## north
Design alu, start of the top module:
module alu(
		input  FPUCLK,
		input  [31:0] A, B,
		input  [2:0]  CTRL,
		output reg [31:0] OUT
	);
Size in the first run: about 1500 cells after synthesis, roughly 210 flip-flops.
==> flow/config.mk <==
export PLATFORM = sky130hd
export DESIGN_NAME = alu
export DESIGN_NICKNAME = alu
export VERILOG_FILES = /design/flow/design.v
export SDC_FILE = /design/flow/constraint.sdc
export NUM_CORES = 4
export LEC_CHECK = 0
export CAP_MARGIN = 10
export CELL_PAD_IN_SITES_DETAIL_PLACEMENT = 2
export CELL_PAD_IN_SITES_GLOBAL_PLACEMENT = 1
export CORE_ASPECT_RATIO = 1.71
export CORE_MARGIN = 2
export CORE_UTILIZATION = 42
export CTS_CLUSTER_DIAMETER = 386
export GPL_ROUTABILITY_DRIVEN = 1
export GPL_TIMING_DRIVEN = 1
export HOLD_SLACK_MARGIN = 0.05
export MAX_ROUTING_LAYER = met4
export MIN_ROUTING_LAYER = met2
export SLEW_MARGIN = 25
==> flow/constraint.sdc <==
create_clock -name core_clock -period 7.83 [get_ports {FPUCLK}]
set_input_delay 1.5660 -clock core_clock [delete_from_list [all_inputs] [get_ports {FPUCLK}]]
set_output_delay 1.5660 -clock core_clock [all_outputs]
set_load 0.01 [all_outputs]
run.sh (not shown) runs the stock make flow with config.mk's settings and CLKGATE_MAP_FILE=.
north reached the end of the flow, and the finished layout is clean on the timing, design-rule and antenna checks.
Here is what was changed in the inputs of south compared with north.
- clearing CELL_PAD_IN_SITES_DETAIL_PLACEMENT, which used to be 2
- swapping 25 for 20 in SLEW_MARGIN
- clearing GPL_TIMING_DRIVEN, which used to be 1
- clearing MAX_ROUTING_LAYER, which used to be met4
- clearing CORE_ASPECT_RATIO, which used to be 1.71
- clearing CELL_PAD_IN_SITES_GLOBAL_PLACEMENT, which used to be 1
- swapping 42 for 72 in CORE_UTILIZATION
- clearing GPL_ROUTABILITY_DRIVEN, which used to be 1
- putting TNS_END_PERCENT at 5 where nothing was set
- swapping 386 for 67 in CTS_CLUSTER_DIAMETER
- clearing MIN_ROUTING_LAYER, which used to be met2
- clearing HOLD_SLACK_MARGIN, which used to be 0.05
- swapping 10 for 20 in CAP_MARGIN
- swapping 7.83 for 1.26 in the clock period (ns, I/O delays scaled along)
Findings:
- The final reports for south and north show number of placed cells counting well taps higher in the former.
- Compare north and south | site row count higher: north
- Cell area after synthesis: north vs south identical
- On die boundary height, the higher figure sits with north, not south.
- Of north and south, only south never reached the final stage.
- Run status, south: aborted in clock tree synthesis (4_1_cts), error DPL-0038
- Die: south smaller than north
- Placer congestion estimate (south / north): 1.14
- south against north; standard cell area after detailed placement is up by more than 10%.
- Looking at north and south, the horizontal die size is a wash.
- Floorplan utilization: south vs north up 31 points
- Re number of enable-type register cells in the synthesized netlist: no difference whatsoever between north and south.
[inputs] east vs south
- CTS_CLUSTER_DIAMETER: 67 -> unset
- CORE_UTILIZATION: 72 -> 57
- CTS_CLUSTER_SIZE: unset -> 62
- SETUP_SLACK_MARGIN: unset -> 0.74
- the clock period (ns, I/O delays scaled along): 1.26 -> 2.95
--- outcome ---
[diff] worst setup slack after placement, east relative to south: improvement
Changes observed in east relative to south: area after detailed placement down about 2.6%; vertical extent of the die went up about 12%; total placed cells including tap cells held; synthesized area divided by synthesized cell count now sits at about the same level.
Max core footprint across south and east: east
[diff] estimated wirelength of the detail-placed design, east relative to south: improvement
Between south and east, the flow reports horizontal die size increasing by more than 10%.
Although it ran to completion, east produced a layout that fails the final checks because of setup timing.
The die size in south is 0.80 times that in east.
Input changes introduced in west (baseline for comparison: east):
- TNS_END_PERCENT no longer set, was 5
- CORE_UTILIZATION now 66, was 57
- CTS_CLUSTER_SIZE now 17, was 62
- SETUP_SLACK_MARGIN no longer set, was 0.74
- the clock period (ns, I/O delays scaled along) now 5.15, was 2.95
## What came out
Across west and east, no clean finish was achieved.
The final report for west shows a completed flow and a layout that fails verification, specifically setup timing.
Summary: post-layout minimum cycle time, west worse than east
Looking at final clock period utilization by the worst path, west sits 72 points below east.
Setup slack | west above east
Comparing west and east, synthesis-to-layout area growth is lower on west.
When the final numbers for west and east were put side by side, the number of iterations in the first detailed-routing pass turned out to be smaller in west.
west against east: post-route non-filler standard cell count fell by about 11%; layout filler cell count saw a decrease.
[inputs] middle vs west
- CORE_UTILIZATION now 71, was 66
- CTS_CLUSTER_DIAMETER now 188, previously not set
- SETUP_SLACK_MARGIN now 1.34, previously not set
==> results <==
- middle did not finish; the tool stopped in global routing (5_1_grt) with error GRT-0232.
- Taking west as the reference, in middle worst slack at placement now smaller; core region area now smaller; die span in x now smaller; half-perimeter wire length after detailed placement now larger.
- The die of middle is smaller than the one used in west.

========
== run 1 ==
alu again, from the RTL that the note above started with.
clock: 4.94 ns
lec_check: 0
abc_area: 1
cap_margin: 20
core_margin: 2
core_utilization: 71
cts_cluster_size: 36
place_density: 0.64
setup_slack_margin: -0.18
slew_margin: 20
Final checks on run 1, whose flow otherwise completed, came back failing, citing negative setup slack.
[inputs] run 2 vs run 1
- removing ABC_AREA (formerly 1)
- changing SETUP_SLACK_MARGIN from -0.18 to -0.23
- setting TNS_END_PERCENT to 5 for the first time
- changing CORE_UTILIZATION from 71 to 56
- removing CTS_CLUSTER_SIZE (formerly 36)
- removing PLACE_DENSITY (formerly 0.64)
- changing the clock period (ns, I/O delays scaled along) from 4.94 to 2.95
--- outcome ---
No crash in run 2: every stage finished, but the layout fails its final checks due to negative setup slack. Compared to run 1, run 2 has post-synth design cell area 1.5% lower. Against run 1 as the reference, run 2 delivers a lower count of cell instances traversed by the critical path. Number of standard cells reported by yosys, run 2 and run 1, lower one = run 2.
--- input diff run 2..run 3 ---
- CTS_CLUSTER_DIAMETER now 67, previously not set
- ABC_AREA now 1, previously not set
- SETUP_SLACK_MARGIN now 0.38, was -0.23
- CTS_CLUSTER_SIZE now 10, previously not set
- CORE_UTILIZATION now 62, was 56
- the clock period (ns, I/O delays scaled along) now 1.26, was 2.95
Results
- Of run 2 and run 3, only run 3 never reached the final stage.
- Run 3 never completed; the flow aborted with a tool error in global routing (5_1_grt).
- Run 2 ran in full, but the layout does not pass; the checks complain about negative setup slack.
- Against run 2 as the reference, run 3 delivers a higher post-cts repair resize count.
- When the final numbers for run 3 and run 2 were put side by side, the setup fix buffers added after clock tree synthesis turned out to be smaller in run 2.
- Against run 2 as the reference, run 3 delivers a higher number of buffers inserted during clock tree synthesis.
- Compared with run 2, synthesized net count in run 3 increased by more than 10%.
- Run 3 vs. run 2: yosys stat cell total higher, horizontal die dimension lower, share of the yosys chip area belonging to registers lower, mean instance size in the synthesized netlist lower, yosys synthesis chip area higher.
Setup changes, run 3 to run 4
- clearing ABC_AREA, which used to be 1
- clearing TNS_END_PERCENT, which used to be 5
- clearing SETUP_SLACK_MARGIN, which used to be 0.38
- clearing CTS_CLUSTER_SIZE, which used to be 10
- clearing CTS_CLUSTER_DIAMETER, which used to be 67
- swapping 62 for 69 in CORE_UTILIZATION
- swapping 1.26 for 5.38 in the clock period (ns, I/O delays scaled along)
Findings:
- Diff run 3 -> run 4: post-placement cell count shrank by about 30%, average footprint of a synthesized cell rose 1.8 um^2, post-placement worst setup slack went up, area of the placeable core lower.
- Complete run, failing final checks: run 4, reason negative setup slack.
- Compared with run 3, floorplan die height in run 4 decreased by a few percent.
- Run 4 against run 3: area of the synthesized netlist per yosys stat dropped about 1.5%, die area dropped 2800 um^2, die outline width dropped 5.8%, post-synthesis cell type count climbed 34.
- Synthesized cell count in run 4 is 356 below run 3.
